--- run.sh ---
#!/bin/bash
# the make line also repeats each setting of config.mk as NAME=value (left out here)
make -C /OpenROAD-flow-scripts/flow DESIGN_CONFIG=/design/flow/config.mk WORK_HOME=/design/flow/orfs CLKGATE_MAP_FILE= finish
--- design.v ---
`timescale 1ns/100ps
module mult_stage( input clock, reset, start, nuke, 
		   input [63:0] product_in, mplier_in, mcand_in,
		   output logic done,
		   output logic [63:0] product_out, mplier_out, mcand_out
		  );
	logic [63:0] prod_in_reg, partial_prod_reg;
	logic [63:0] partial_product, next_mplier, next_mcand;
	assign product_out = prod_in_reg + partial_prod_reg;
	assign partial_product = mplier_in[7:0] * mcand_in;
	assign next_mplier = {8'b0,mplier_in[63:8]};
	assign next_mcand = {mcand_in[55:0],8'b0};
	always_ff @(posedge clock) begin
		prod_in_reg      <= product_in;
		partial_prod_reg <= partial_product;
		mplier_out       <= next_mplier;
		mcand_out        <= next_mcand;
	end
	always_ff @(posedge clock) begin
		if(reset)
			done <= 1'b0;
		else if(nuke)
			done <= 1'b0;
		else
			done <= start;
	end
endmodule
`timescale 1ns/100ps
module mult(	input clock, reset, nuke, 
		input [63:0] mcand, mplier,
		input start,
		output [63:0] product,
		output done
	   );
  	logic [63:0] mcand_out, mplier_out;
  	logic [(7*64)-1:0] internal_products, internal_mcands, internal_mpliers;
  	logic [6:0] internal_dones;
	mult_stage mstage [7:0]  (
		.clock(clock),
		.reset(reset),
		.nuke(nuke), 
		.product_in({internal_products,64'h0}),
		.mplier_in({internal_mpliers,mplier}),
		.mcand_in({internal_mcands,mcand}),
		.start({internal_dones,start}),
		.product_out({product,internal_products}),
		.mplier_out({mplier_out,internal_mpliers}),
		.mcand_out({mcand_out,internal_mcands}),
		.done({done,internal_dones})
	);
endmodule
--- config.mk ---
export PLATFORM = sky130hd
export DESIGN_NAME = mult
export DESIGN_NICKNAME = mult
export VERILOG_FILES = /design/flow/design.v
export SDC_FILE = /design/flow/constraint.sdc
export NUM_CORES = 4
export LEC_CHECK = 0
export ABC_AREA = 0
export CAP_MARGIN = 40
export CORE_ASPECT_RATIO = 1.63
export CORE_MARGIN = 2
export CORE_UTILIZATION = 72
export CTS_CLUSTER_SIZE = 90
export GPL_TIMING_DRIVEN = 1
export PLACE_DENSITY_LB_ADDON = 0.04
export SLEW_MARGIN = 20
--- constraint.sdc ---
create_clock -name core_clock -period 4.23 [get_ports {clock}]
set_input_delay 0.8460 -clock core_clock [delete_from_list [all_inputs] [get_ports {clock}]]
set_output_delay 0.8460 -clock core_clock [all_outputs]
set_load 0.01 [all_outputs]
==> results of run 1 <==
==> metal layers <==
metal	overflow	track usage
met2	9	0.9248
met5	0	0.1884
met4	15	0.7745
met1	0	0.6091
met3	1	0.4712
==> metrics by stage <==
stage | std cells | total power [mW] | hold slack (ns) | area, um2 | TNS [ns]
CTS | 12726 | 108.0 | 0.2987 | 116900 | -130.06
detailed placement | 12384 | 89.90 | 0.3121 | 108700 | -233.71
global placement | 12384 | 86.80 | 0.3095 | 108700 | -216.93
floorplan | 9442 | 59.31 | 0.3089 | 95670 | -65.57
==> timing repair <==
item                       in CTS
gates resized                 773
cloned                         19
buffers inserted              141
pin swaps                     349
setup endpoints to repair     210
==> results.json, run 1 <==
{
  "routabilityCongestion": 1.071,
  "area_leaders": "fa_1, dfxtp_1, and2_1",
  "top_cells_by_count": "and2_1, fa_1, inv_1",
  "most_common_cell": "and2_1",
  "synth-cells-yosys": 9442,
  "post_synth_edffs": 0,
  "netlist_instances": 9442,
  "rows": 169,
  "synthesis.yosys.warnings": 1,
  "stop_stage": "5_1_grt",
  "place.detailed.hpwl_um": 243600,
  "port_buffers": 196,
  "total_grt_overflow": 25,
  "post_synth_num_cell_types": 79,
  "hold_buffers": 0,
  "yosys.area_share.adder": 0.3832,
  "global_route.usage.total": 0.6817,
  "htree_num_levels": 3,
  "ctsLongestPathBuffers": 3,
  "yosys-mux-area-fraction": 0.0002126,
  "synth-simple-area-share": 0.1665,
  "ys_area_um2": 94170,
  "ys_sh_aoi": 0.08333,
  "die_height_um": 465.7,
  "io_pins": 197,
  "status": "aborted with a tool error",
  "floorplan.core_area_um2": 130000,
  "synth_top_area_share": 0.3076,
  "synth.largest_area_cell": "fa_1",
  "proportion_of_register_bits_with_asynchronous_set_or_reset_after_synthesis": 0,
  "clkSinkCount": 1192,
  "xor_area_frac": 0.04929,
  "tritoncts.num_buffers": 109,
  "initial_core_util": 0.7241,
  "synth_nets": 11590,
  "ys_ff": 1192,
  "yosys.stat.seqShare": 0.2534,
  "clock-root-buffer": "clkbuf_16",
  "synth_area_um2": 94170,
  "design.die.area_um2": 133800,
  "firstError": "[ERROR GRT-0116] Global routing finished with congestion. Check the congestion regions in the DRC Viewer.",
  "synth_top_flop_cell": "dfxtp_1",
  "syn_avg_cell_area_um2": 9.973,
  "fp.dieW_um": 287.3,
  "synth.logic.top_family": "adder cells",
  "preCtsSetupSlack_ns": -2.370
}
==> run 2: changes to the inputs <==
- ABC_AREA: 0 -> 1
- CAP_MARGIN: 40 -> 20
- CORE_ASPECT_RATIO: 1.63 -> default
- CTS_CLUSTER_DIAMETER: default -> 230
- CTS_CLUSTER_SIZE: 90 -> 22
- GPL_TIMING_DRIVEN: 1 -> default
- PLACE_DENSITY_LB_ADDON: 0.04 -> default
- clock period: 4.23 -> 4.94 ns (I/O delays scaled with it)
==> run 2 against run 1 <==
  * The layout now fails its checks (setup timing)
  * Die area increased by 18%
  * Synthesized cell count increased by 64%
  * Synthesized area increased by 18%
==> results.json, run 2 <==
{
  "clk-power_mw": 5.56,
  "ys_sh_aoi": 0.04101,
  "power.group.top": "combinational logic",
  "final.min_clock_period_ns": 5.615,
  "power.share.clock": 0.060,
  "hold_buffers": 0,
  "clock-root-buffer": "clkbuf_16",
  "multiInputGateArea_um2": 70040,
  "hold_start": "mstage[2].mplier_out[16]$_DFF_P_",
  "post_synth_num_cell_types": 47,
  "synth_top_area_share": 0.2605,
  "maximum_number_of_pins_on_one_net_before_global_route_repair": 52,
  "failed_layout_checks": "setup timing",
  "yosys.area_share.adder": 0.3245,
  "setup_ws_ns": -0.6747,
  "total_grt_overflow": 0,
  "power_frac_seq": 0.183,
  "max_slew.worst_pin.slew_ns": 1.009,
  "total_switching_power_mw": 52.43,
  "cp_data_arrival_time_ns": 6.25,
  "area_leaders": "fa_1, dfxtp_1, nand2_1",
  "setup_violations_final": 31,
  "detailedRoute.firstIterationViolations": 14524,
  "worstPathBufferInverterCount": 3,
  "routed-via-count": 103138,
  "hold_path_end": "mstage[3].mplier_out[8]$_DFF_P_",
  "layout-area-overhead-vs-synth_pct": 7.929,
  "worst_path_dominant_cell_family": "adder cells",
  "synth_top_flop_cell": "dfxtp_1",
  "synth_area_um2": 111200,
  "clkSinkCount": 1192,
  "proportion_of_register_bits_with_asynchronous_set_or_reset_after_synthesis": 0,
  "design.die.area_um2": 157600,
  "tritoncts.num_buffers": 60,
  "cell_count_along_the_critical_path": 16,
  "netlist_instances": 15506,
  "die_height_um": 397.0,
  "r2r_setup_slack_ns": -0.67,
  "internal_power_mw": 39.48,
  "maxCapViolations": 0,
  "worstReg2RegEnd": "mstage[1].partial_prod_reg[35]$_DFF_P_",
  "worstReg2RegStart": "mstage[0].mplier_out[2]$_DFF_P_",
  "endpoint": "mstage[1].partial_prod_reg[35]$_DFF_P_",
  "avgViaCountPerCell": 5.770,
  "ys_area_um2": 111200,
  "drtAntennaViolNets": 0,
  "setup.worst_path.class": "reg -> reg",
  "post-route-util": 0.7811,
  "r2r.worst_path.cells": 16,
  "htree_num_levels": 2,
  "remaining_drc_errors": 0,
  "flop_area_um2": 23890,
  "critical_path.max_stage_delay_ns": 0.63,
  "sequentialPower_mw": 16.8,
  "grt_pass1_vias": 105982,
  "warning_count": 30,
  "worst_slew_margin_rel": 0.3262,
  "leakagePower_nw": 72.73,
  "power_per_cell_area_nw_per_um2": 765.7,
  "floorplan.core_area_um2": 153700,
  "global_route.usage.total": 0.4899,
  "num-nets-final": 17932,
  "route.detailed.wl_per_inst_um": 21.89,
  "path_clk_slew_ns": 0.11,
  "worstPathCellList": "buf_12 > buf_4 > nand2_1 > inv_1 > fa_1 > fa_1 > fa_1 > fa_1 > ha_2 > nand2_1 > nor2_1 > nand2_1 > nor2_2 > nand2_1 > nand3_1 > xor2_1",
  "synth-cells-yosys": 15506,
  "syn_avg_cell_area_um2": 7.173,
  "pg_comb_mw": 69.5,
  "synth.largest_area_cell": "fa_1",
  "final.hold.worst_slack_ns": 0.3107,
  "post-place-cells": 17759,
  "final-hold-violation-count": 0,
  "cp-start-kind": "flip-flop",
  "fp.dieW_um": 397.0,
  "post_synth_edffs": 0,
  "number_of_antenna_violations_at_the_first_check_in_global_routing": 59,
  "yosys-mux-area-fraction": 0,
  "xor_area_frac": 0.02496,
  "clock-skew-final_ns": 0.04589,
  "power.share.switching": 0.5704,
  "grt_pass1_wl_um": 588100,
  "worstSkewPairLatency_ns": 0.76,
  "stdcell_count": 17875,
  "nFillCells": 10488,
  "place.detailed.hpwl_um": 305400,
  "synth_nets": 17654,
  "most_common_cell": "nand2_1",
  "cell_type_of_the_slowest_stage_on_the_worst_timing_path": "ha_2",
  "timing.critical_path.fanout_max": 29,
  "status": "failed layout checks",
  "capturing_element_type_of_the_critical_path": "flip-flop",
  "power.ir.vdd_worst_uv": 529.1,
  "port_buffers": 196,
  "ctsLongestPathBuffers": 3,
  "yosys.stat.seqShare": 0.2146,
  "top_cells_by_count": "nand2_1, inv_1, fa_1",
  "io_pins": 197,
  "synthesis.yosys.warnings": 1,
  "synth.logic.top_family": "adder cells",
  "initial_core_util": 0.7237,
  "routabilityCongestion": 1.145,
  "ys_ff": 1192,
  "worstPathRequired_ns": 5.58,
  "firstDrtPassIters": 14,
  "worstHoldPathType": "reg -> reg",
  "combinational_fraction_of_design_power": 0.756,
  "synth-simple-area-share": 0.2365,
  "rows": 144,
  "cts_tree": "built",
  "max_freq_ghz": 0.1781,
  "routed_wirelength_um": 391200,
  "hold_path_depth": 0,
  "slew_viol_final": 0,
  "setup_total_negative_slack_ns": -11.85,
  "min_period_over_period": 1.137,
  "critical_path.startpoint": "mstage[0].mplier_out[2]$_DFF_P_"
}
## run 2: layout make-up
cell class / count / area share
repair buffers: 732 / 0.05522
clock buffers: 60 / 0.01251
clock inverters: 4 / 0.0006567
well taps: 2044 / 0.02131
diodes: 45 / 0.0009381
inverters: 4058 / 0.1269
flip-flops and latches: 1192 / 0.1990
multi-input cells: 9740 / 0.5834
## run 2: per-stage QoR
| stage | total power, mW | worst slack, ns | instance area (um2) |
|---|---|---|---|
| after floorplan | 56.26 | 0.01470 | 111200 |
| after global placement | 79.72 | -0.6421 | 117800 |
| after detailed placement | 81.27 | -0.7048 | 117800 |
| after CTS | 87.27 | 0.02188 | 119400 |
| after global routing | 97.33 | -0.6166 | 120000 |
| final | 91.92 | -0.6747 | 120000 |
## run 2: what timing repair did
item                       CTS  global route
setup buffers                0             5
resized                      0           108
setup endpoints to repair    0           103
## run 2: metal layers
metal / part of all wire / global-route usage / routed length (um)
met2: 0.42 / 0.7455 / 165500
met4: 0.11 / 0.3963 / 41250
met5: 0.0011 / 0.006659 / 439
met1: 0.33 / 0.5665 / 127700
met3: 0.14 / 0.1613 / 56320
==> run 3: changes to the inputs <==
- CTS_CLUSTER_DIAMETER: 230 -> 232
- CTS_CLUSTER_SIZE: 22 -> 15
- PLACE_DENSITY_LB_ADDON: default -> 0.01
- SETUP_SLACK_MARGIN: default -> 0.7
- clock period: 4.94 -> 6.2 ns (I/O delays scaled with it)
==> run 3 against run 2 <==
  * Now clean on timing, DRC and antenna
  * Final cell count down 2.0%
  * Die area unchanged
  * Synthesized cell count unchanged
  * Non-clock buffer count down 405
  * Worst setup slack better by 1.3 ns
  * Sequential share of layout area up 0.53 points
  * Critical path depth up 4
==> results.json, run 3 <==
{
  "clk-power_mw": 5.55,
  "routabilityCongestion": 1.113,
  "worstSkewPairLatency_ns": 0.79,
  "min_period_over_period": 0.8972,
  "die_height_um": 397.0,
  "synth_top_area_share": 0.2605,
  "number_of_antenna_violations_at_the_first_check_in_global_routing": 53,
  "avgViaCountPerCell": 5.771,
  "floorplan.core_area_um2": 153700,
  "route.detailed.wl_per_inst_um": 21.93,
  "maxCapViolations": 0,
  "endpoint": "mstage[0].partial_prod_reg[60]$_DFF_P_",
  "worstPathBufferInverterCount": 5,
  "max_freq_ghz": 0.1798,
  "r2r_setup_slack_ns": 0.71,
  "grt_pass1_vias": 104669,
  "leakagePower_nw": 70.88,
  "synth.logic.top_family": "adder cells",
  "io_pins": 197,
  "ys_ff": 1192,
  "critical_path.startpoint": "mcand[36]",
  "yosys.area_share.adder": 0.3245,
  "status": "finished clean",
  "cts-resized-gates": 0,
  "hold_buffers": 0,
  "maximum_number_of_pins_on_one_net_before_global_route_repair": 66,
  "total_grt_overflow": 0,
  "clock-root-buffer": "clkbuf_16",
  "r2r.worst_path.cells": 18,
  "worstPathRequired_ns": 6.83,
  "clkSinkCount": 1192,
  "stdcell_count": 17515,
  "pg_comb_mw": 51.8,
  "capturing_element_type_of_the_critical_path": "flip-flop",
  "rows": 144,
  "num-nets-final": 17556,
  "global_route.usage.total": 0.4918,
  "worstReg2RegEnd": "mstage[1].partial_prod_reg[39]$_DFF_P_",
  "synth_area_um2": 111200,
  "hold_path_end": "mstage[2].prod_in_reg[3]$_DFF_P_",
  "power_per_cell_area_nw_per_um2": 605.3,
  "yosys-mux-area-fraction": 0,
  "initial_core_util": 0.7237,
  "syn_avg_cell_area_um2": 7.173,
  "power.group.top": "combinational logic",
  "post-place-cells": 17361,
  "detailedRoute.firstIterationViolations": 13290,
  "most_common_cell": "nand2_1",
  "tritoncts.num_buffers": 89,
  "cts_tree": "built",
  "design_power_total_mw": 70.82,
  "cell_count_along_the_critical_path": 20,
  "worst_path_dominant_cell_family": "adder cells",
  "synthesis.yosys.warnings": 1,
  "hold_start": "mstage[1].prod_in_reg[3]$_DFF_P_",
  "power.ir.vdd_worst_uv": 517.5,
  "drtAntennaViolNets": 0,
  "sequentialPower_mw": 13.5,
  "timing.critical_path.fanout_max": 9,
  "total_switching_power_mw": 40.81,
  "slew_viol_final": 0,
  "ys_area_um2": 111200,
  "setup_violations_final": 0,
  "port_buffers": 196,
  "final-hold-violation-count": 0,
  "netlist_instances": 15506,
  "firstDrtPassIters": 10,
  "ctsLongestPathBuffers": 3,
  "setup_repair_after_global_routing_missed_its_margin": "false",
  "combinational_fraction_of_design_power": 0.731,
  "warning_count": 27,
  "synth.largest_area_cell": "fa_1",
  "final.min_clock_period_ns": 5.562,
  "worst_path_most_repeated_cell": "nand2_1",
  "setup_total_negative_slack_ns": 0,
  "routed_wirelength_um": 384100,
  "worst_slew_margin_rel": 0.1735,
  "nFillCells": 10879,
  "ys_sh_aoi": 0.04101,
  "xor_area_frac": 0.02496,
  "setup.worst_path.class": "in -> reg",
  "hold_path_depth": 0,
  "post_synth_num_cell_types": 47,
  "critical_path.max_stage_delay_ns": 0.77,
  "worstHoldPathType": "reg -> reg",
  "design.die.area_um2": 157600,
  "power.share.switching": 0.5762,
  "worstReg2RegStart": "mstage[0].mcand_out[25]$_DFF_P_",
  "synth-simple-area-share": 0.2365,
  "clock-skew-final_ns": 0.08977,
  "yosys.stat.seqShare": 0.2146,
  "area_leaders": "fa_1, dfxtp_1, nand2_1",
  "routed-via-count": 101079,
  "cp_data_arrival_time_ns": 6.19,
  "power.share.clock": 0.078,
  "max_slew.worst_pin.slew_ns": 1.238,
  "grt_pass1_wl_um": 587200,
  "synth-cells-yosys": 15506,
  "path_clk_slew_ns": 0.11,
  "synth_top_flop_cell": "dfxtp_1",
  "cell_type_of_the_slowest_stage_on_the_worst_timing_path": "clkdlybuf4s50_1",
  "layout-area-overhead-vs-synth_pct": 5.194,
  "fp.dieW_um": 397.0,
  "remaining_drc_errors": 0,
  "cp-start-kind": "input pin",
  "htree_num_levels": 3,
  "worstPathCellList": "clkdlybuf4s50_1 > nand2_1 > inv_1 > fa_1 > inv_1 > fa_1 > inv_1 > fa_1 > fa_1 > ha_1 > nand2_1 > inv_1 > nand2_1 > nand2_1 > a21oi_1 > nand2_1 > a21oi_1 > nand2_1 > nand2_1 > nand2_1",
  "place.detailed.hpwl_um": 302400,
  "synth_nets": 17654,
  "cts_setup_buffers": 0,
  "power_frac_seq": 0.191,
  "post_synth_edffs": 0,
  "proportion_of_register_bits_with_asynchronous_set_or_reset_after_synthesis": 0,
  "internal_power_mw": 30.01,
  "top_cells_by_count": "nand2_1, inv_1, fa_1"
}
## run 3: area by class of cell
cell class                 count  area (um2)  share of cell area
clock inverter                 6       131.4            0.001123
clock buffer                  90        2252             0.01925
antenna                       58       145.1            0.001241
timing repair buffer         327        3048             0.02605
multi-input combinational   9740       69730              0.5960
inverter                    4058       15230              0.1302
sequential                  1192       23900              0.2043
tap                         2044        2557             0.02186
## run 3: layer usage
metal	GRT usage	wire, um	vias to the layer above
met1	0.5608	126300	45996
met2	0.7362	161800	7868
met4	0.4340	43270	42
met5	0.003329	301	-
met3	0.1684	52450	2732
li1	-	-	44441
## run 3: through the flow
step / worst slack (ns) / util / hold slack [ns] / area, um2
floorplan: 0.8415 / - / 0.3096 / 111200
global placement: 0.1932 / 0.7445 / 0.3095 / 114400
detailed placement: 0.1339 / 0.7445 / 0.3121 / 114400
CTS: 0.8369 / 0.7600 / 0.3119 / 116800
global route: 0.7000 / 0.7609 / 0.3043 / 116900
finish: 0.6376 / 0.7613 / 0.3004 / 117000
==> run 4: changes to the inputs <==
- ABC_AREA: 1 -> default
- CORE_UTILIZATION: 72 -> 62
- CTS_CLUSTER_DIAMETER: 232 -> default
- CTS_CLUSTER_SIZE: 15 -> default
- PLACE_DENSITY_LB_ADDON: 0.01 -> default
- SETUP_SLACK_MARGIN: 0.7 -> default
- clock period: 6.2 -> 6.8 ns (I/O delays scaled with it)
==> run 4 against run 3 <==
  * Sequential share of layout area rose by 2.5 points
  * Die area fell by 1.7%
  * Final area fell by 11%
==> results.json, run 4 <==
{
  "final-hold-violation-count": 0,
  "synth-cells-yosys": 9442,
  "die_height_um": 393.7,
  "preCtsSetupSlack_ns": -0.6876,
  "final.hold.worst_slack_ns": 0.3132,
  "clk-power_mw": 7.15,
  "ys_sh_aoi": 0.08333,
  "io_pins": 197,
  "max_slew.worst_pin.slew_ns": 0.9995,
  "path_clk_slew_ns": 0.06,
  "proportion_of_register_bits_with_asynchronous_set_or_reset_after_synthesis": 0,
  "worstHoldPathType": "reg -> reg",
  "fp.dieW_um": 393.7,
  "floorplan.core_area_um2": 151400,
  "avgViaCountPerCell": 5.430,
  "hold_path_end": "mstage[1].prod_in_reg[18]$_DFF_P_",
  "pg_comb_mw": 33.4,
  "yosys.stat.seqShare": 0.2534,
  "routed-via-count": 64460,
  "detailedRoute.firstIterationViolations": 3071,
  "syn_avg_cell_area_um2": 9.973,
  "min_period_over_period": 0.9657,
  "power.group.top": "combinational logic",
  "synth_area_um2": 94170,
  "synthesis.yosys.warnings": 1,
  "combinational_fraction_of_design_power": 0.647,
  "post_synth_edffs": 0,
  "final.min_clock_period_ns": 6.567,
  "post_synth_num_cell_types": 79,
  "leakagePower_nw": 48.65,
  "synth_nets": 11590,
  "grt_pass1_wl_um": 357000,
  "slew_viol_final": 0,
  "tritoncts.num_buffers": 130,
  "status": "finished clean",
  "worstSkewPairLatency_ns": 0.79,
  "ys_area_um2": 94170,
  "hold_start": "mstage[0].partial_prod_reg[18]$_DFF_P_",
  "r2r_setup_slack_ns": 0.35,
  "total_switching_power_mw": 22.62,
  "routed_wirelength_um": 218900,
  "worstReg2RegEnd": "mstage[2].partial_prod_reg[62]$_DFF_P_",
  "critical_path.startpoint": "mplier[2]",
  "yosys.area_share.adder": 0.3832,
  "setup.worst_path.class": "in -> reg",
  "setup_ws_ns": 0.2330,
  "most_common_cell": "and2_1",
  "port_buffers": 196,
  "design.die.area_um2": 155000,
  "hold_buffers": 0,
  "clock-skew-final_ns": 0.03722,
  "design_power_total_mw": 51.68,
  "worstReg2RegStart": "mstage[1].mplier_out[4]$_DFF_P_",
  "power_frac_seq": 0.215,
  "synth_top_area_share": 0.3076,
  "synth.largest_area_cell": "fa_1",
  "cp-start-kind": "input pin",
  "firstDrtPassIters": 5,
  "xor_area_frac": 0.04929,
  "cell_count_along_the_critical_path": 23,
  "warning_count": 29,
  "power.share.switching": 0.4377,
  "ctsLongestPathBuffers": 3,
  "setup_repair_after_global_routing_missed_its_margin": "false",
  "routabilityCongestion": 0.9578,
  "ys_ff": 1192,
  "worst_path_dominant_cell_family": "adder cells",
  "synth-simple-area-share": 0.1665,
  "critical_path.max_stage_delay_ns": 0.52,
  "capturing_element_type_of_the_critical_path": "flip-flop",
  "worstPathBufferInverterCount": 6,
  "power.share.clock": 0.138,
  "initial_core_util": 0.6221,
  "hold_path_depth": 0,
  "top_cells_by_count": "and2_1, fa_1, inv_1",
  "maxCapViolations": 0,
  "worstPathCellList": "clkdlybuf4s50_1 > buf_12 > and2_1 > fa_1 > fa_1 > fa_1 > inv_1 > fa_1 > inv_1 > ha_1 > a21o_1 > or3_1 > o2111ai_2 > o211ai_1 > a21oi_1 > buf_4 > nor4_1 > buf_4 > o21ai_1 > nand2_1 > a221o_1 > a21boi_0 > xnor2_1",
  "endpoint": "mstage[0].partial_prod_reg[59]$_DFF_P_",
  "dpl_cell_area_um2": 99480,
  "area_leaders": "fa_1, dfxtp_1, and2_1",
  "maximum_number_of_pins_on_one_net_before_global_route_repair": 57,
  "cell_type_of_the_slowest_stage_on_the_worst_timing_path": "fa_1",
  "cts_tree": "built",
  "drtAntennaViolNets": 0,
  "max_freq_ghz": 0.1523,
  "total_grt_overflow": 0,
  "netlist_instances": 9442,
  "synth.logic.top_family": "adder cells",
  "htree_num_levels": 4,
  "grt_pass1_vias": 68879,
  "global_route.usage.total": 0.2876,
  "nFillCells": 11911,
  "num-nets-final": 11886,
  "route.detailed.wl_per_inst_um": 18.44,
  "fin_area_um2": 104000,
  "setup_violations_final": 0,
  "power_per_cell_area_nw_per_um2": 497.1,
  "worst_slew_margin_rel": 0.3328,
  "internal_power_mw": 29.06,
  "layout-area-overhead-vs-synth_pct": 10.39,
  "clock-root-buffer": "clkbuf_16",
  "synth_top_flop_cell": "dfxtp_1",
  "worstPathRequired_ns": 7.49,
  "clkSinkCount": 1192,
  "remaining_drc_errors": 0,
  "place.detailed.hpwl_um": 175300,
  "cp_data_arrival_time_ns": 7.26,
  "number_of_antenna_violations_at_the_first_check_in_global_routing": 3,
  "yosys-mux-area-fraction": 0.0002126,
  "rows": 143,
  "sequentialPower_mw": 11.1,
  "worst_path_most_repeated_cell": "fa_1",
  "power.ir.vdd_worst_uv": 323.9,
  "timing.critical_path.fanout_max": 19,
  "r2r.worst_path.cells": 21
}
## run 4: area by class of cell
type | count | area [um2] | share of cell area
repair buffers | 453 | 4069 | 0.03914
diodes | 3 | 7.507 | 0.00007222
clock buffers | 167 | 3573 | 0.03437
multi-input cells | 6699 | 64280 | 0.6183
clock inverters | 65 | 887.1 | 0.008533
inverters | 1262 | 4737 | 0.04557
flip-flops and latches | 1192 | 23860 | 0.2295
well taps | 2030 | 2540 | 0.02443
## run 4: routing by layer
layer | GRT usage | vias to the layer above | wire (um)
met2 | 0.4962 | 1671 | 107600
li1 | - | 30153 | -
met4 | 0.1046 | 4 | 7981
met5 | 0 | - | 27
met1 | 0.3687 | 32243 | 92720
met3 | 0.04171 | 389 | 10610
## run 4: through the flow
step | utilization | instances | setup TNS [ns]
4_1_cts | 0.6867 | 11868 | 0
2_1_floorplan | - | 9442 | 0
5_1_grt | 0.6867 | 11868 | 0
3_3_place_gp | 0.6572 | 11636 | -7.053
6_report | 0.6868 | 11871 | 0
3_5_place_dp | 0.6572 | 11636 | -7.901
## run 4: repair_timing
item | 4_1_cts | 5_1_grt
hold endpoints to repair | 0 | 0
endpoints found under the setup margin | 0 | 5
resized | 0 | 4
setup buffers | 0 | 0
==> run 5: changes to the inputs <==
- CORE_UTILIZATION: 62 -> 70
- CTS_CLUSTER_DIAMETER: default -> 230
- CTS_CLUSTER_SIZE: default -> 22
- clock period: 6.8 -> 5.64 ns (I/O delays scaled with it)
==> run 5 against run 4 <==
  * The layout now fails its checks (setup timing)
  * Wire length up 2.7%
  * Combinational power grew 34%
  * Worst setup slack worse by 0.28 ns
  * Sequential power increased by about 20%
  * Die area down 11%
  * First-iteration DRC count increased by 42%
  * Final cell count rose by 0.12%
  * Synthesized area is the same
  * Critical endpoint is now mstage[0].partial_prod_reg[55]$_DFF_P_
  * Largest cell class unchanged
==> results.json, run 5 <==
{
  "status": "failed layout checks",
  "failed_layout_checks": "setup timing",
  "power.ir.vdd_worst_uv": 396.8,
  "synthesis.yosys.warnings": 1,
  "worstPathCellList": "buf_12 > buf_12 > and2_4 > fa_1 > fa_1 > fa_1 > inv_1 > fa_1 > inv_2 > ha_4 > a21o_1 > or3_4 > o2111ai_4 > o211ai_1 > a21oi_2 > nor4_4 > o21ai_1 > buf_4 > nand2_4 > a221o_1 > buf_4 > xor2_1",
  "worstSkewPairLatency_ns": 0.74,
  "cp-start-kind": "input pin",
  "post-place-cells": 11774,
  "die_height_um": 370.8,
  "leakagePower_nw": 49.87,
  "setup_repair_after_global_routing_missed_its_margin": "true",
  "worst_slew_margin_rel": 0.4044,
  "capturing_element_type_of_the_critical_path": "flip-flop",
  "cell_type_of_the_slowest_stage_on_the_worst_timing_path": "fa_1",
  "clock-skew-final_ns": 0.07338,
  "cell_count_along_the_critical_path": 22,
  "top_cells_by_count": "and2_1, fa_1, inv_1",
  "yosys-mux-area-fraction": 0.0002126,
  "hold_path_depth": 0,
  "max_freq_ghz": 0.1759,
  "synth_area_um2": 94170,
  "yosys.stat.seqShare": 0.2534,
  "route.detailed.wl_per_inst_um": 18.92,
  "drtAntennaViolNets": 0,
  "min_period_over_period": 1.008,
  "num-nets-final": 12261,
  "nFillCells": 8775,
  "xor_area_frac": 0.04929,
  "fp.dieW_um": 370.8,
  "routabilityCongestion": 0.9564,
  "total_grt_overflow": 0,
  "ys_area_um2": 94170,
  "cts_tree": "built",
  "worst_path_most_repeated_cell": "fa_1",
  "endpoint": "mstage[0].partial_prod_reg[55]$_DFF_P_",
  "path_clk_slew_ns": 0.11,
  "final.min_clock_period_ns": 5.685,
  "layout-area-overhead-vs-synth_pct": 12.01,
  "synth-simple-area-share": 0.1665,
  "total_switching_power_mw": 27.98,
  "setup_violations_final": 4,
  "netlist_instances": 9442,
  "synth_top_flop_cell": "dfxtp_1",
  "stdcell_count": 11885,
  "htree_num_levels": 2,
  "synth_nets": 11590,
  "proportion_of_register_bits_with_asynchronous_set_or_reset_after_synthesis": 0,
  "ys_ff": 1192,
  "power.share.switching": 0.4456,
  "design_power_total_mw": 62.79,
  "clock-root-buffer": "clkbuf_16",
  "io_pins": 197,
  "power.share.clock": 0.073,
  "syn_avg_cell_area_um2": 9.973,
  "hold_path_end": "mstage[1].prod_in_reg[35]$_DFF_P_",
  "r2r.worst_path.cells": 22,
  "pg_comb_mw": 44.9,
  "clkSinkCount": 1192,
  "remaining_drc_errors": 0,
  "worst_path_dominant_cell_family": "adder cells",
  "number_of_antenna_violations_at_the_first_check_in_global_routing": 3,
  "global_route.usage.total": 0.3264,
  "grt_pass1_vias": 71427,
  "routed-via-count": 67009,
  "rows": 134,
  "power_per_cell_area_nw_per_um2": 595.3,
  "hold_start": "mstage[0].partial_prod_reg[35]$_DFF_P_",
  "max_slew.worst_pin.slew_ns": 0.8870,
  "post_synth_edffs": 0,
  "worstHoldPathType": "reg -> reg",
  "grt_pass1_wl_um": 358500,
  "worstReg2RegEnd": "mstage[2].partial_prod_reg[62]$_DFF_P_",
  "setup_ws_ns": -0.04544,
  "detailedRoute.firstIterationViolations": 4359,
  "maxCapViolations": 0,
  "maximum_number_of_pins_on_one_net_before_global_route_repair": 41,
  "ys_sh_aoi": 0.08333,
  "avgViaCountPerCell": 5.638,
  "power_frac_seq": 0.212,
  "synth-cells-yosys": 9442,
  "area_leaders": "fa_1, dfxtp_1, and2_1",
  "synth.largest_area_cell": "fa_1",
  "timing.critical_path.fanout_max": 6,
  "hold_buffers": 0,
  "most_common_cell": "and2_1",
  "tritoncts.num_buffers": 60,
  "setup.worst_path.class": "in -> reg",
  "post_synth_num_cell_types": 79,
  "routed_wirelength_um": 224900,
  "ctsLongestPathBuffers": 3,
  "worstPathRequired_ns": 6.21,
  "sequentialPower_mw": 13.3,
  "yosys.area_share.adder": 0.3832,
  "worstReg2RegStart": "mstage[1].mplier_out[2]$_DFF_P_",
  "synth_top_area_share": 0.3076,
  "design.die.area_um2": 137500,
  "cp_data_arrival_time_ns": 6.26,
  "final-hold-violation-count": 0,
  "initial_core_util": 0.7056,
  "power.group.top": "combinational logic",
  "synth.logic.top_family": "adder cells",
  "place.detailed.hpwl_um": 177300,
  "port_buffers": 196,
  "floorplan.core_area_um2": 133500,
  "slew_viol_final": 0,
  "firstDrtPassIters": 6,
  "worstPathBufferInverterCount": 6,
  "warning_count": 32,
  "setup_total_negative_slack_ns": -0.09964,
  "r2r_setup_slack_ns": 0.04,
  "critical_path.max_stage_delay_ns": 0.55,
  "combinational_fraction_of_design_power": 0.714,
  "clk-power_mw": 4.61,
  "critical_path.startpoint": "mplier[2]",
  "internal_power_mw": 34.81,
  "preCtsSetupSlack_ns": -1.209
}
run 5: through the flow:
step | cell area [um2] | utilization | hold WS, ns
finish | 105500 | 0.7904 | 0.2891
global route | 105500 | 0.7903 | 0.2921
CTS | 104500 | 0.7831 | 0.2732
detailed placement | 102500 | 0.7680 | 0.3121
global placement | 102500 | 0.7680 | 0.3097
floorplan | 94360 | - | 0.3096
run 5: what timing repair did:
| item | 4_1_cts | 5_1_grt |
|---|---|---|
| gates cloned | 3 | 9 |
| pin swaps | 41 | 124 |
| buffers inserted | 19 | 22 |
| endpoints found under the setup margin | 41 | 47 |
| hold endpoints to repair | 0 | 0 |
| resized | 142 | 196 |
run 5: area by class of cell:
cell class	count	area, um2	share of cell area
clock inverter	4	75.07	0.0007117
sequential	1192	23920	0.2267
antenna	2	5.005	0.00004745
clock buffer	60	1501	0.01423
tap	1768	2212	0.02097
multi-input combinational	6699	65090	0.6171
timing repair buffer	898	7941	0.07529
inverter	1262	4737	0.04491
run 5: metal layers:
layer  vias to the layer above  share of wire  wire length (um)  GRT usage
met5                         -              0                 0          0
met1                     33266           0.40             88980     0.4087
met4                         0          0.054             12250     0.1375
met2                      2375           0.49            110300     0.5697
li1                      30804              -                 -          -
met3                       564          0.060             13420    0.04333
==> run 6: changes to the inputs <==
- CAP_MARGIN: 20 -> 5
- CORE_UTILIZATION: 70 -> 72
- CTS_CLUSTER_DIAMETER: 230 -> default
- CTS_CLUSTER_SIZE: 22 -> 41
- clock period: 5.64 -> 5.66 ns (I/O delays scaled with it)
==> run 6 against run 5 <==
  * Still fails the layout checks on setup timing
  * Final area up 2.2%
  * Largest power group unchanged
  * First-iteration DRC count up 17%
  * Die area down 2.7%
  * Non-clock buffer count down 21
  * Critical path depth up 1
  * Synthesized area unchanged
  * Clock power up 74%
  * Hold slack better by 0.025 ns
  * Power up 6.4%
  * Clock skew up 0.026 ns
==> results.json, run 6 <==
{
  "worstSkewPairLatency_ns": 0.80,
  "cts_tree": "built",
  "clock-root-buffer": "clkbuf_16",
  "ys_ff": 1192,
  "design_power_total_mw": 66.81,
  "grt_pass1_vias": 73413,
  "synth-simple-area-share": 0.1665,
  "post-route-util": 0.8315,
  "worstPathRequired_ns": 6.35,
  "warning_count": 31,
  "synth.logic.top_family": "adder cells",
  "power.group.top": "combinational logic",
  "synth-cells-yosys": 9442,
  "number_of_antenna_violations_at_the_first_check_in_global_routing": 5,
  "area_leaders": "fa_1, dfxtp_1, and2_1",
  "most_common_cell": "and2_1",
  "hold_start": "mstage[5].prod_in_reg[38]$_DFF_P_",
  "yosys.area_share.adder": 0.3832,
  "proportion_of_register_bits_with_asynchronous_set_or_reset_after_synthesis": 0,
  "setup_repair_after_global_routing_missed_its_margin": "true",
  "detailedRoute.firstIterationViolations": 5094,
  "final.hold.worst_slack_ns": 0.3141,
  "die_height_um": 365.7,
  "worst_path_most_repeated_cell": "fa_1",
  "worstHoldPathType": "reg -> reg",
  "worst_path_dominant_cell_family": "adder cells",
  "worst_slew_margin_rel": 0.4089,
  "ys_area_um2": 94170,
  "setup_ws_ns": -0.04664,
  "setup.worst_path.class": "reg -> reg",
  "rows": 132,
  "r2r_setup_slack_ns": -0.05,
  "post_synth_edffs": 0,
  "capturing_element_type_of_the_critical_path": "flip-flop",
  "global_route.usage.total": 0.3481,
  "htree_num_levels": 3,
  "power.ir.vdd_worst_uv": 405.9,
  "power_per_cell_area_nw_per_um2": 619.7,
  "r2r.worst_path.cells": 23,
  "internal_power_mw": 37.39,
  "maxCapViolations": 0,
  "critical_path.max_stage_delay_ns": 0.51,
  "clock-skew-final_ns": 0.09906,
  "worstPathCellList": "buf_12 > buf_4 > and2_1 > fa_1 > fa_1 > fa_1 > inv_1 > fa_1 > inv_1 > ha_1 > and3_1 > o21ai_0 > o211ai_1 > a21oi_2 > buf_4 > a21oi_4 > o211ai_1 > buf_4 > a21o_1 > a31oi_4 > a221o_1 > a221oi_2 > xnor2_1",
  "slew_viol_final": 0,
  "io_pins": 197,
  "ctsLongestPathBuffers": 3,
  "synth.largest_area_cell": "fa_1",
  "pg_comb_mw": 45.4,
  "remaining_drc_errors": 0,
  "nFillCells": 7691,
  "synth_top_flop_cell": "dfxtp_1",
  "grt_pass1_wl_um": 369200,
  "floorplan.core_area_um2": 129600,
  "worstReg2RegEnd": "mstage[2].partial_prod_reg[62]$_DFF_P_",
  "layout-area-overhead-vs-synth_pct": 14.47,
  "path_clk_slew_ns": 0.06,
  "design.die.area_um2": 133700,
  "status": "failed layout checks",
  "routed_wirelength_um": 235500,
  "initial_core_util": 0.7263,
  "drtAntennaViolNets": 0,
  "cp-start-kind": "flip-flop",
  "port_buffers": 196,
  "synth_area_um2": 94170,
  "max_slew.worst_pin.slew_ns": 0.8804,
  "firstDrtPassIters": 6,
  "min_period_over_period": 1.008,
  "hold_path_end": "mstage[6].prod_in_reg[38]$_DFF_P_",
  "critical_path.startpoint": "mstage[1].mplier_out[2]$_DFF_P_",
  "tritoncts.num_buffers": 118,
  "final.min_clock_period_ns": 5.707,
  "clk-power_mw": 8.04,
  "fp.dieW_um": 365.7,
  "total_grt_overflow": 0,
  "netlist_instances": 9442,
  "power.share.clock": 0.120,
  "avgViaCountPerCell": 5.725,
  "setup_violations_final": 3,
  "synth_nets": 11590,
  "cell_type_of_the_slowest_stage_on_the_worst_timing_path": "fa_1",
  "clkSinkCount": 1192,
  "setup_total_negative_slack_ns": -0.08276,
  "failed_layout_checks": "setup timing",
  "worstReg2RegStart": "mstage[1].mplier_out[2]$_DFF_P_",
  "yosys.stat.seqShare": 0.2534,
  "power_frac_seq": 0.199,
  "sequentialPower_mw": 13.3,
  "hold_path_depth": 0,
  "endpoint": "mstage[2].partial_prod_reg[62]$_DFF_P_",
  "preCtsSetupSlack_ns": -1.228,
  "cp_data_arrival_time_ns": 6.40,
  "worstPathBufferInverterCount": 6,
  "synth_top_area_share": 0.3076,
  "final-hold-violation-count": 0,
  "num-nets-final": 12298,
  "leakagePower_nw": 51.00,
  "yosys-mux-area-fraction": 0.0002126,
  "post_synth_num_cell_types": 79,
  "maximum_number_of_pins_on_one_net_before_global_route_repair": 44,
  "routabilityCongestion": 1.005,
  "top_cells_by_count": "and2_1, fa_1, inv_1",
  "ys_sh_aoi": 0.08333,
  "cell_count_along_the_critical_path": 23,
  "timing.critical_path.fanout_max": 17,
  "power.share.switching": 0.4403,
  "xor_area_frac": 0.04929,
  "route.detailed.wl_per_inst_um": 19.64,
  "combinational_fraction_of_design_power": 0.680,
  "total_switching_power_mw": 29.42,
  "max_freq_ghz": 0.1752,
  "syn_avg_cell_area_um2": 9.973,
  "synthesis.yosys.warnings": 1,
  "routed-via-count": 68640,
  "place.detailed.hpwl_um": 177400
}
-- run 6: cell type report --
| cell class | count | area (um2) | area share |
|---|---|---|---|
| Multi-Input combinational cell | 6699 | 65100 | 0.6039 |
| Antenna cell | 2 | 5.005 | 0.00004643 |
| Clock inverter | 65 | 802.0 | 0.007440 |
| Timing Repair Buffer | 877 | 7799 | 0.07235 |
| Clock buffer | 151 | 3258 | 0.03022 |
| Inverter | 1262 | 4737 | 0.04394 |
| Sequential cell | 1192 | 23920 | 0.2219 |
| Tap cell | 1742 | 2180 | 0.02022 |
-- run 6: repair_timing --
item | 4_1_cts | 5_1_grt
pin swaps | 47 | 102
gates resized | 111 | 191
cloned | 1 | 12
setup buffers | 10 | 34
hold buffers | 0 | 0
setup endpoints to repair | 43 | 53
-- run 6: per-layer routing --
metal,wire length (um),up-vias,track usage
met4,12950,8,0.1546
met1,89220,34168,0.4251
li1,-,30965,-
met2,117600,2782,0.6129
met5,49,-,0
met3,15730,717,0.05145
-- run 6: metrics by stage --
step                instance area (um2)  std cells
global route                     107800      11990
floorplan                         94320       9442
global placement                 102200      11718
detailed placement               102200      11718
CTS                              106600      11944
finish                           107800      11990
==> run 7: changes to the inputs <==
- CTS_CLUSTER_DIAMETER: default -> 234
- CTS_CLUSTER_SIZE: 41 -> default
- clock period: 5.66 -> 5.47 ns (I/O delays scaled with it)
==> run 7 against run 6 <==
  * The layout still fails its checks (setup timing)
  * Synthesized area unchanged
  * Global-route usage is 1.6 points higher
  * Critical path depth shrank 1
  * Count of clock-buffer cells in the layout down 7
  * Combinational power grew about 10%
  * Wire length rose by 5.0%
  * Die area unchanged
  * Core utilization up 2.3 points
  * Clock power up 14%
  * Sequential power is 4% higher
  * Largest power group unchanged
  * Critical path type unchanged
  * Via count up 3.2%
  * Synthesized cell count stayed put
==> results.json, run 7 <==
{
  "worst_slew_margin_rel": 0.4373,
  "synth_area_um2": 94170,
  "timing.critical_path.fanout_max": 6,
  "power.share.clock": 0.126,
  "final-hold-violation-count": 0,
  "r2r.worst_path.cells": 22,
  "top_cells_by_count": "and2_1, fa_1, inv_1",
  "ctsLongestPathBuffers": 3,
  "grt_pass1_vias": 75557,
  "floorplan.core_area_um2": 129600,
  "max_slew.worst_pin.slew_ns": 0.8352,
  "power.group.top": "combinational logic",
  "cell_count_along_the_critical_path": 22,
  "ys_area_um2": 94170,
  "route.detailed.wl_per_inst_um": 20.26,
  "r2r_setup_slack_ns": -0.21,
  "cell_type_of_the_slowest_stage_on_the_worst_timing_path": "fa_1",
  "rows": 132,
  "final.min_clock_period_ns": 5.675,
  "syn_avg_cell_area_um2": 9.973,
  "worstReg2RegEnd": "mstage[2].partial_prod_reg[62]$_DFF_P_",
  "pg_comb_mw": 50.0,
  "routed-via-count": 70840,
  "drtAntennaViolNets": 0,
  "power_frac_seq": 0.190,
  "stdcell_count": 12209,
  "io_pins": 197,
  "tritoncts.num_buffers": 119,
  "maxCapViolations": 0,
  "area_leaders": "fa_1, dfxtp_1, and2_1",
  "number_of_antenna_violations_at_the_first_check_in_global_routing": 1,
  "remaining_drc_errors": 0,
  "cts_tree": "built",
  "fin_area_um2": 110800,
  "hold_buffers": 0,
  "yosys.stat.seqShare": 0.2534,
  "setup_ws_ns": -0.2052,
  "grt_pass1_wl_um": 383700,
  "worstPathRequired_ns": 6.15,
  "worstPathCellList": "buf_12 > buf_4 > and2_1 > fa_1 > fa_2 > fa_1 > inv_1 > fa_1 > inv_1 > ha_1 > and4_1 > nand4bb_4 > a21oi_2 > buf_4 > a21oi_4 > o211ai_1 > buf_4 > a21o_4 > a31oi_4 > a221o_1 > a221oi_2 > xnor2_1",
  "most_common_cell": "and2_1",
  "num-nets-final": 12511,
  "power_per_cell_area_nw_per_um2": 658.9,
  "combinational_fraction_of_design_power": 0.685,
  "failed_layout_checks": "setup timing",
  "total_grt_overflow": 0,
  "routabilityCongestion": 0.9975,
  "power.ir.vdd_worst_uv": 418.6,
  "post-route-util": 0.8543,
  "clkSinkCount": 1192,
  "synth_top_flop_cell": "dfxtp_1",
  "worst_path_dominant_cell_family": "adder cells",
  "routed_wirelength_um": 247300,
  "final.hold.worst_slack_ns": 0.3073,
  "cp_data_arrival_time_ns": 6.36,
  "design_power_total_mw": 72.98,
  "worstPathBufferInverterCount": 6,
  "ys_sh_aoi": 0.08333,
  "global_route.usage.total": 0.3642,
  "cp-start-kind": "flip-flop",
  "worstHoldPathType": "reg -> reg",
  "initial_core_util": 0.7263,
  "synth_top_area_share": 0.3076,
  "post-place-cells": 11876,
  "synth-cells-yosys": 9442,
  "hold_path_end": "mstage[1].prod_in_reg[17]$_DFF_P_",
  "ys_ff": 1192,
  "post_synth_edffs": 0,
  "clock-root-buffer": "clkbuf_16",
  "yosys-mux-area-fraction": 0.0002126,
  "endpoint": "mstage[2].partial_prod_reg[62]$_DFF_P_",
  "synth_nets": 11590,
  "power.share.switching": 0.4387,
  "warning_count": 33,
  "clk-power_mw": 9.18,
  "dpl_cell_area_um2": 103400,
  "synth.logic.top_family": "adder cells",
  "design.die.area_um2": 133700,
  "layout-area-overhead-vs-synth_pct": 17.62,
  "slew_viol_final": 0,
  "hold_path_depth": 0,
  "setup.worst_path.class": "reg -> reg",
  "place.detailed.hpwl_um": 180500,
  "synth-simple-area-share": 0.1665,
  "sequentialPower_mw": 13.8,
  "htree_num_levels": 3,
  "path_clk_slew_ns": 0.07,
  "critical_path.startpoint": "mstage[1].mplier_out[6]$_DFF_P_",
  "fp.dieW_um": 365.7,
  "synthesis.yosys.warnings": 1,
  "detailedRoute.firstIterationViolations": 5495,
  "leakagePower_nw": 52.40,
  "synth.largest_area_cell": "fa_1",
  "die_height_um": 365.7,
  "hold_start": "mstage[0].partial_prod_reg[17]$_DFF_P_",
  "avgViaCountPerCell": 5.802,
  "worstSkewPairLatency_ns": 0.81,
  "port_buffers": 196,
  "critical_path.max_stage_delay_ns": 0.57,
  "capturing_element_type_of_the_critical_path": "flip-flop",
  "setup_violations_final": 22,
  "setup_repair_after_global_routing_missed_its_margin": "true",
  "min_period_over_period": 1.038,
  "maximum_number_of_pins_on_one_net_before_global_route_repair": 41,
  "worstReg2RegStart": "mstage[1].mplier_out[6]$_DFF_P_",
  "total_switching_power_mw": 32.02,
  "netlist_instances": 9442,
  "max_freq_ghz": 0.1762,
  "proportion_of_register_bits_with_asynchronous_set_or_reset_after_synthesis": 0,
  "preCtsSetupSlack_ns": -1.374,
  "firstDrtPassIters": 6,
  "internal_power_mw": 40.96,
  "setup_total_negative_slack_ns": -1.924,
  "xor_area_frac": 0.04929,
  "status": "failed layout checks",
  "yosys.area_share.adder": 0.3832,
  "clock-skew-final_ns": 0.08727,
  "post_synth_num_cell_types": 79
}
run 7: final cells by class:
class	count	area, um2
Tap cell	1742	2180
Multi-Input combinational cell	6699	65810
Sequential cell	1192	23930
Fill cell	6919	18890
Antenna cell	1	2.502
Clock inverter	80	1262
Inverter	1262	4737
Clock buffer	144	3232
Timing Repair Buffer	1089	9603
run 7: what timing repair did:
item	in CTS	in global routing
setup endpoints to repair	82	66
resized	230	317
cloned	10	7
setup buffers	55	44
pin swaps	104	197
run 7: routing by layer:
layer  routed length (um)  track usage  vias up
li1                     -            -    31432
met3                16850      0.05116      969
met4                15880       0.2033        2
met2               123100       0.6368     3357
met1                91460       0.4333    35080
met5                    9            0        -
==> run 8: changes to the inputs <==
- ABC_AREA: default -> 1
- CAP_MARGIN: 5 -> 20
- CORE_ASPECT_RATIO: default -> 1.32
- CTS_CLUSTER_DIAMETER: 234 -> 397
- CTS_CLUSTER_SIZE: default -> 100
- PLACE_DENSITY: default -> 0.41
- clock period: 5.47 -> 4.39 ns (I/O delays scaled with it)
==> run 8 against run 7 <==
  * The flow now stops in 5_1_grt
  * Die area up 18%
  * Synthesized area up 18%
  * Synthesized cell count up 64%
==> results.json, run 8 <==
{
  "ys_sh_aoi": 0.04101,
  "proportion_of_register_bits_with_asynchronous_set_or_reset_after_synthesis": 0,
  "tritoncts.num_buffers": 15,
  "status": "aborted with a tool error",
  "top_cells_by_count": "nand2_1, inv_1, fa_1",
  "synth.largest_area_cell": "fa_1",
  "place.detailed.hpwl_um": 327200,
  "yosys-mux-area-fraction": 0,
  "dpl_cell_area_um2": 123600,
  "floorplan.core_area_um2": 153400,
  "global_route.usage.total": 0.6112,
  "preCtsSetupSlack_ns": -1.101,
  "xor_area_frac": 0.02496,
  "synth_area_um2": 111200,
  "design.die.area_um2": 157700,
  "ctsLongestPathBuffers": 3,
  "firstError": "[ERROR GRT-0116] Global routing finished with congestion. Check the congestion regions in the DRC Viewer.",
  "synth.logic.top_family": "adder cells",
  "fp.dieW_um": 346.1,
  "post_synth_num_cell_types": 47,
  "ys_ff": 1192,
  "syn_avg_cell_area_um2": 7.173,
  "netlist_instances": 15506,
  "post_synth_edffs": 0,
  "htree_num_levels": 1,
  "routabilityCongestion": 1.208,
  "stop_stage": "5_1_grt",
  "total_grt_overflow": 235,
  "synth_top_flop_cell": "dfxtp_1",
  "io_pins": 197,
  "initial_core_util": 0.7251,
  "synth_nets": 17654,
  "rows": 165,
  "clock-root-buffer": "clkbuf_16",
  "synthesis.yosys.warnings": 1,
  "hold_buffers": 0,
  "synth-simple-area-share": 0.2365,
  "port_buffers": 196,
  "synth-cells-yosys": 15506,
  "synth_top_area_share": 0.2605,
  "ys_area_um2": 111200,
  "most_common_cell": "nand2_1",
  "die_height_um": 455.6,
  "area_leaders": "fa_1, dfxtp_1, nand2_1",
  "clkSinkCount": 1192,
  "yosys.stat.seqShare": 0.2146,
  "yosys.area_share.adder": 0.3245
}
run 8: timing repair:
item	CTS
cloned	1
setup buffers	12
resized	367
setup endpoints to repair	141
pin swaps	36
endpoints found under the hold margin	0
run 8: per-layer routing:
metal	global-route usage	GRT overflow
met1	0.6226	1
met2	0.8531	116
met3	0.3406	2
met4	0.6120	116
met5	0.1170	0
run 8: stage by stage:
stage | hold WS [ns] | instances
4_1_cts | 0.3055 | 18277
3_5_place_dp | 0.3121 | 18248
3_3_place_gp | 0.3096 | 18248
2_1_floorplan | 0.3096 | 15506
==> run 9: changes to the inputs <==
- ABC_AREA: 1 -> default
- CAP_MARGIN: 20 -> 40
- CORE_ASPECT_RATIO: 1.32 -> default
- CTS_CLUSTER_DIAMETER: 397 -> 28
- CTS_CLUSTER_SIZE: 100 -> 15
- PLACE_DENSITY: 0.41 -> default
- PLACE_DENSITY_LB_ADDON: default -> 0.01
- SETUP_SLACK_MARGIN: default -> 0.7
- TNS_END_PERCENT: default -> 80
- clock period: 4.39 -> 5.65 ns (I/O delays scaled with it)
==> run 9 against run 8 <==
  * The layout now fails its checks (capacitance limit, slew limit, setup timing)
  * Die area shrank 15%
  * Synthesized cell count shrank 39%
  * Synthesized area shrank 15%
==> results.json, run 9 <==
{
  "status": "failed layout checks",
  "failed_layout_checks": "capacitance limit, slew limit, setup timing",
  "combinational_fraction_of_design_power": 0.662,
  "clock-root-buffer": "clkbuf_16",
  "routabilityCongestion": 0.9923,
  "detailedRoute.firstIterationViolations": 6711,
  "top_layer_used": "met5",
  "setup.worst_path.class": "reg -> reg",
  "synthesis.yosys.warnings": 1,
  "yosys.area_share.adder": 0.3832,
  "routed_wirelength_um": 285800,
  "floorplan.core_area_um2": 129600,
  "rows": 132,
  "power.share.clock": 0.168,
  "worstPathBufferInverterCount": 2,
  "synth.logic.top_family": "adder cells",
  "most_common_cell": "and2_1",
  "worstReg2RegEnd": "mstage[2].partial_prod_reg[62]$_DFF_P_",
  "design.die.area_um2": 133700,
  "hold_path_end": "mstage[6].prod_in_reg[19]$_DFF_P_",
  "routed-via-count": 74654,
  "max_freq_ghz": 0.1718,
  "slew_viol_final": 5,
  "r2r_setup_slack_ns": -0.17,
  "grt_pass1_wl_um": 412600,
  "critical_path.startpoint": "mstage[1].mplier_out[3]$_DFF_P_",
  "setup_ws_ns": -0.1703,
  "warning_count": 32,
  "proportion_of_register_bits_with_asynchronous_set_or_reset_after_synthesis": 0,
  "firstDrtPassIters": 13,
  "worstHoldPathType": "reg -> reg",
  "synth_area_um2": 94170,
  "die_height_um": 365.7,
  "flop_area_um2": 24040,
  "r2r.worst_path.cells": 19,
  "layout-area-overhead-vs-synth_pct": 22.06,
  "leakagePower_nw": 53.71,
  "avgViaCountPerCell": 6.078,
  "cp-start-kind": "flip-flop",
  "grt_pass1_vias": 79602,
  "initial_core_util": 0.7263,
  "worstPathCellList": "buf_4 > and2_1 > fa_1 > fa_1 > fa_1 > fa_1 > ha_4 > a21o_1 > o21ai_2 > o211ai_1 > a21oi_4 > a21oi_2 > o211ai_1 > buf_4 > a21o_1 > a31oi_4 > a221o_1 > a221oi_2 > xnor2_1",
  "max_slew.worst_pin.slew_ns": 1.770,
  "worstSkewPairLatency_ns": 0.90,
  "area_leaders": "fa_1, dfxtp_1, and2_1",
  "sequentialPower_mw": 13.6,
  "syn_avg_cell_area_um2": 9.973,
  "setup_total_negative_slack_ns": -0.2769,
  "detailroute.wirelength.met2_um": 138200,
  "post_synth_edffs": 0,
  "clkSinkCount": 1192,
  "synth-cells-yosys": 9442,
  "synth_nets": 11590,
  "htree_num_levels": 4,
  "port_buffers": 196,
  "netlist_instances": 9442,
  "final.hold.worst_slack_ns": 0.2932,
  "setup_violations_final": 4,
  "setup_repair_after_global_routing_missed_its_margin": "true",
  "synth-simple-area-share": 0.1665,
  "post-place-cells": 11664,
  "route.met3.wl_um": 25610,
  "cts_tree": "built",
  "synth_top_area_share": 0.3076,
  "route.detailed.wl_per_inst_um": 23.27,
  "cell_type_of_the_slowest_stage_on_the_worst_timing_path": "fa_1",
  "clock-skew-final_ns": 0.1014,
  "maximum_number_of_pins_on_one_net_before_global_route_repair": 57,
  "final-hold-violation-count": 0,
  "met1Wirelength_um": 95940,
  "nFillCells": 5770,
  "synth_top_flop_cell": "dfxtp_1",
  "top_cells_by_count": "and2_1, fa_1, inv_1",
  "total_grt_overflow": 0,
  "xor_area_frac": 0.04929,
  "final.min_clock_period_ns": 5.820,
  "worstReg2RegStart": "mstage[1].mplier_out[3]$_DFF_P_",
  "multiInputGateArea_um2": 67070,
  "cell_count_along_the_critical_path": 19,
  "power.ir.vdd_worst_uv": 436.6,
  "yosys.stat.seqShare": 0.2534,
  "ys_area_um2": 94170,
  "worst_path_most_repeated_cell": "fa_1",
  "io_pins": 197,
  "ctsLongestPathBuffers": 3,
  "maxCapViolations": 2,
  "critical_path.max_stage_delay_ns": 0.57,
  "cp_data_arrival_time_ns": 6.56,
  "path_clk_slew_ns": 0.06,
  "remaining_drc_errors": 0,
  "ys_ff": 1192,
  "place.detailed.hpwl_um": 178100,
  "power.group.top": "combinational logic",
  "clk-power_mw": 13.3,
  "number_of_antenna_violations_at_the_first_check_in_global_routing": 19,
  "worstPathRequired_ns": 6.39,
  "power_per_cell_area_nw_per_um2": 691.6,
  "worst_path_dominant_cell_family": "adder cells",
  "hold_buffers": 0,
  "num-nets-final": 12498,
  "post_synth_num_cell_types": 79,
  "yosys-mux-area-fraction": 0.0002126,
  "drtAntennaViolNets": 0,
  "timing.critical_path.fanout_max": 7,
  "global_route.usage.total": 0.3958,
  "power_frac_seq": 0.171,
  "pg_comb_mw": 52.6,
  "hold_start": "mstage[5].prod_in_reg[19]$_DFF_P_",
  "min_period_over_period": 1.030,
  "internal_power_mw": 43.77,
  "total_switching_power_mw": 35.73,
  "power.share.switching": 0.4494,
  "fp.dieW_um": 365.7,
  "hold_path_depth": 0,
  "ys_sh_aoi": 0.08333,
  "synth.largest_area_cell": "fa_1",
  "worst_slew_margin_rel": -0.1926,
  "tritoncts.num_buffers": 214,
  "endpoint": "mstage[2].partial_prod_reg[62]$_DFF_P_",
  "capturing_element_type_of_the_critical_path": "flip-flop",
  "stdcell_count": 12283
}
==> run 9: final cells by class <==
type | count | share of cell area
sequential | 1192 | 0.2091
multi-input combinational | 6699 | 0.5835
timing repair buffer | 981 | 0.08033
antenna | 7 | 0.0001524
tap | 1742 | 0.01896
clock inverter | 156 | 0.01790
clock buffer | 244 | 0.04879
inverter | 1262 | 0.04123
==> run 9: timing repair <==
action | in CTS | in global routing
resized | 406 | 483
buffers inserted | 74 | 110
gates cloned | 13 | 14
endpoints found under the setup margin | 142 | 139
pin swaps | 173 | 376
==> run 9: routing by layer <==
metal / global-route usage / vias to the layer above
met3: 0.07903 / 1686
li1: - / 31539
met1: 0.4396 / 36653
met4: 0.2735 / 20
met5: 0 / -
met2: 0.6853 / 4756
==> run 9: through the flow <==
step / util / worst slack [ns] / total power [mW] / area (um2)
finish: 0.8866 / -0.1703 / 79.49 / 114900
floorplan: - / -0.1131 / 43.32 / 94770
detailed placement: 0.7869 / -1.235 / 56.70 / 102000
CTS: 0.8635 / 0.08863 / 73.19 / 112000
global route: 0.8865 / -0.2027 / 83.74 / 114900
global placement: 0.7867 / -1.133 / 55.15 / 102000
==> run 10: changes to the inputs <==
- ABC_AREA: default -> 0
- CAP_MARGIN: 40 -> 0
- CELL_PAD_IN_SITES_DETAIL_PLACEMENT: default -> 1
- CELL_PAD_IN_SITES_GLOBAL_PLACEMENT: default -> 2
- CORE_ASPECT_RATIO: default -> 0.54
- CORE_MARGIN: 2 -> 7
- CORE_UTILIZATION: 72 -> 18
- CTS_CLUSTER_DIAMETER: 28 -> 50
- CTS_CLUSTER_SIZE: 15 -> 19
- GPL_ROUTABILITY_DRIVEN: default -> 1
- GPL_TIMING_DRIVEN: default -> 0
- HOLD_SLACK_MARGIN: default -> 0.23
- MIN_ROUTING_LAYER: default -> met2
- SETUP_SLACK_MARGIN: 0.7 -> 0.16
- clock period: 5.65 -> 10.3 ns (I/O delays scaled with it)
==> run 10 against run 9 <==
  * Fails layout checks on capacitance limit, slew limit
  * Via count grew 25%
  * Wire length grew 58%
  * Sequential power shrank 44%
  * Worst setup slack gained 0.27 ns
  * Final area shrank 1.8%
  * Non-clock buffer count shrank 476
  * Final cell count grew 41%
  * Core utilization shrank 67 points
  * Count of clock-buffer cells in the layout shrank 55
  * Sequential share of layout area grew 0.24 points
  * First-iteration DRC count shrank 23%
  * Critical endpoint is now mstage[0].partial_prod_reg[59]$_DFF_P_
  * Largest power group unchanged
==> results.json, run 10 <==
{
  "xor_area_frac": 0.04929,
  "layout-area-overhead-vs-synth_pct": 19.93,
  "port_buffers": 194,
  "netlist_instances": 9442,
  "timing.critical_path.fanout_max": 10,
  "internal_power_mw": 20.36,
  "cp_data_arrival_time_ns": 10.95,
  "synth_nets": 11590,
  "warning_count": 28,
  "power.group.top": "combinational logic",
  "stdcell_count": 17310,
  "r2r.worst_path.cells": 22,
  "worstReg2RegStart": "mstage[1].mplier_out[2]$_DFF_P_",
  "pg_comb_mw": 29.1,
  "power_frac_seq": 0.175,
  "grt_pass1_wl_um": 627600,
  "clk-power_mw": 6.88,
  "die_height_um": 545.5,
  "synthesis.yosys.warnings": 1,
  "place.detailed.hpwl_um": 376700,
  "capturing_element_type_of_the_critical_path": "flip-flop",
  "htree_num_levels": 4,
  "ys_area_um2": 94170,
  "worstPathCellList": "dlymetal6s2s_1 > clkbuf_2 > clkbuf_2 > nand2_1 > fa_1 > inv_1 > fa_1 > fa_1 > inv_1 > fa_1 > inv_1 > ha_1 > a21o_1 > or3_1 > o2111ai_1 > o211ai_1 > a21oi_4 > nor4_4 > o21ai_1 > nand2_1 > a221o_1 > a21boi_0 > xnor2_1",
  "post_synth_edffs": 0,
  "post-route-util": 0.2176,
  "final-hold-violation-count": 0,
  "power.share.clock": 0.158,
  "cell_count_along_the_critical_path": 23,
  "setup_repair_after_global_routing_missed_its_margin": "false",
  "hold_path_end": "mstage[1].prod_in_reg[26]$_DFF_P_",
  "max_freq_ghz": 0.09807,
  "initial_core_util": 0.1815,
  "setup_violations_final": 0,
  "number_of_antenna_violations_at_the_first_check_in_global_routing": 1,
  "maximum_number_of_pins_on_one_net_before_global_route_repair": 20,
  "fin_area_um2": 112900,
  "ys_ff": 1192,
  "hold_start": "mstage[0].partial_prod_reg[26]$_DFF_P_",
  "total_switching_power_mw": 23.21,
  "synth_top_area_share": 0.3076,
  "cts_tree": "built",
  "routabilityCongestion": 0.9135,
  "combinational_fraction_of_design_power": 0.667,
  "setup_ws_ns": 0.1033,
  "setup.worst_path.class": "in -> reg",
  "synth.logic.top_family": "adder cells",
  "worst_path_dominant_cell_family": "AND-OR/OR-AND gates",
  "remaining_drc_errors": 0,
  "post_synth_num_cell_types": 79,
  "floorplan.core_area_um2": 519000,
  "max_slew.worst_pin.slew_ns": 1.700,
  "worst_slew_margin_rel": -0.1417,
  "avgViaCountPerCell": 5.393,
  "worst_path_most_repeated_cell": "fa_1",
  "critical_path.max_stage_delay_ns": 0.72,
  "yosys.stat.seqShare": 0.2534,
  "drtAntennaViolNets": 0,
  "rows": 194,
  "post-place-cells": 16612,
  "detailedRoute.firstIterationViolations": 5134,
  "min_period_over_period": 0.9900,
  "ys_sh_aoi": 0.08333,
  "synth-cells-yosys": 9442,
  "area_leaders": "fa_1, dfxtp_1, and2_1",
  "most_common_cell": "and2_1",
  "yosys-mux-area-fraction": 0.0002126,
  "total_grt_overflow": 0,
  "power.ir.vdd_worst_uv": 218.5,
  "hold_path_depth": 0,
  "final.min_clock_period_ns": 10.20,
  "sequentialPower_mw": 7.63,
  "firstDrtPassIters": 7,
  "io_pins": 197,
  "cp-start-kind": "input pin",
  "power.share.switching": 0.5326,
  "critical_path.startpoint": "mplier[6]",
  "path_clk_slew_ns": 0.07,
  "synth-simple-area-share": 0.1665,
  "worstReg2RegEnd": "mstage[2].partial_prod_reg[62]$_DFF_P_",
  "worstPathBufferInverterCount": 6,
  "cts_setup_buffers": 0,
  "tritoncts.num_buffers": 177,
  "dpl_cell_area_um2": 105300,
  "synth_area_um2": 94170,
  "worstHoldPathType": "reg -> reg",
  "status": "failed layout checks",
  "top_cells_by_count": "and2_1, fa_1, inv_1",
  "synth_top_flop_cell": "dfxtp_1",
  "clock-root-buffer": "clkbuf_16",
  "power_per_cell_area_nw_per_um2": 385.8,
  "design.die.area_um2": 544600,
  "fp.dieW_um": 998.3,
  "worstSkewPairLatency_ns": 0.92,
  "grt_pass1_vias": 119243,
  "proportion_of_register_bits_with_asynchronous_set_or_reset_after_synthesis": 0,
  "cell_type_of_the_slowest_stage_on_the_worst_timing_path": "dlymetal6s2s_1",
  "failed_layout_checks": "capacitance limit, slew limit",
  "synth.largest_area_cell": "fa_1",
  "syn_avg_cell_area_um2": 9.973,
  "clkSinkCount": 1192,
  "route.detailed.wl_per_inst_um": 26.14,
  "slew_viol_final": 26,
  "routed_wirelength_um": 452500,
  "num-nets-final": 11985,
  "yosys.area_share.adder": 0.3832,
  "leakagePower_nw": 49.35,
  "endpoint": "mstage[0].partial_prod_reg[59]$_DFF_P_",
  "routed-via-count": 93361,
  "preCtsSetupSlack_ns": -2.016,
  "maxCapViolations": 2,
  "global_route.usage.total": 0.2476,
  "worstPathRequired_ns": 11.05,
  "clock-skew-final_ns": 0.06277,
  "ctsLongestPathBuffers": 4,
  "r2r_setup_slack_ns": 0.81
}
[run 10: layout make-up]
class | count | area, um2
antenna | 370 | 925.9
timing repair buffer | 216 | 2235
multi-input combinational | 6699 | 64560
clock inverter | 135 | 1911
inverter | 1262 | 4737
tap | 6958 | 8706
sequential | 1192 | 23890
buffer | 289 | 1391
clock buffer | 189 | 4577
fill | 59104 | 406000
[run 10: stage by stage]
stage	TNS (ns)	hold slack [ns]	power, mW
2_1_floorplan	0	0.3096	23.40
3_3_place_gp	-33.29	0.3101	35.08
3_5_place_dp	-28.42	0.3132	35.08
4_1_cts	0	0.3197	42.31
5_1_grt	0	0.3165	47.43
6_report	0	0.3183	43.57
[run 10: what timing repair did]
action                                  CTS  global route
resized                                  10            27
hold buffers                              0             0
endpoints found under the setup margin   19            21
endpoints found under the hold margin     0             0
pin swaps                                 0             1
[run 10: routing by layer]
| layer | part of all wire | GRT usage | vias up |
|---|---|---|---|
| li1 | - | - | 30610 |
| met1 | 0 | - | 33513 |
| met2 | 0.34 | 0.1771 | 28484 |
| met3 | 0.63 | 0.4963 | 653 |
| met4 | 0.014 | 0.01641 | 101 |
| met5 | 0.019 | 0.1456 | - |
Power figures rest on the tool's default switching activity, not on a simulated workload.
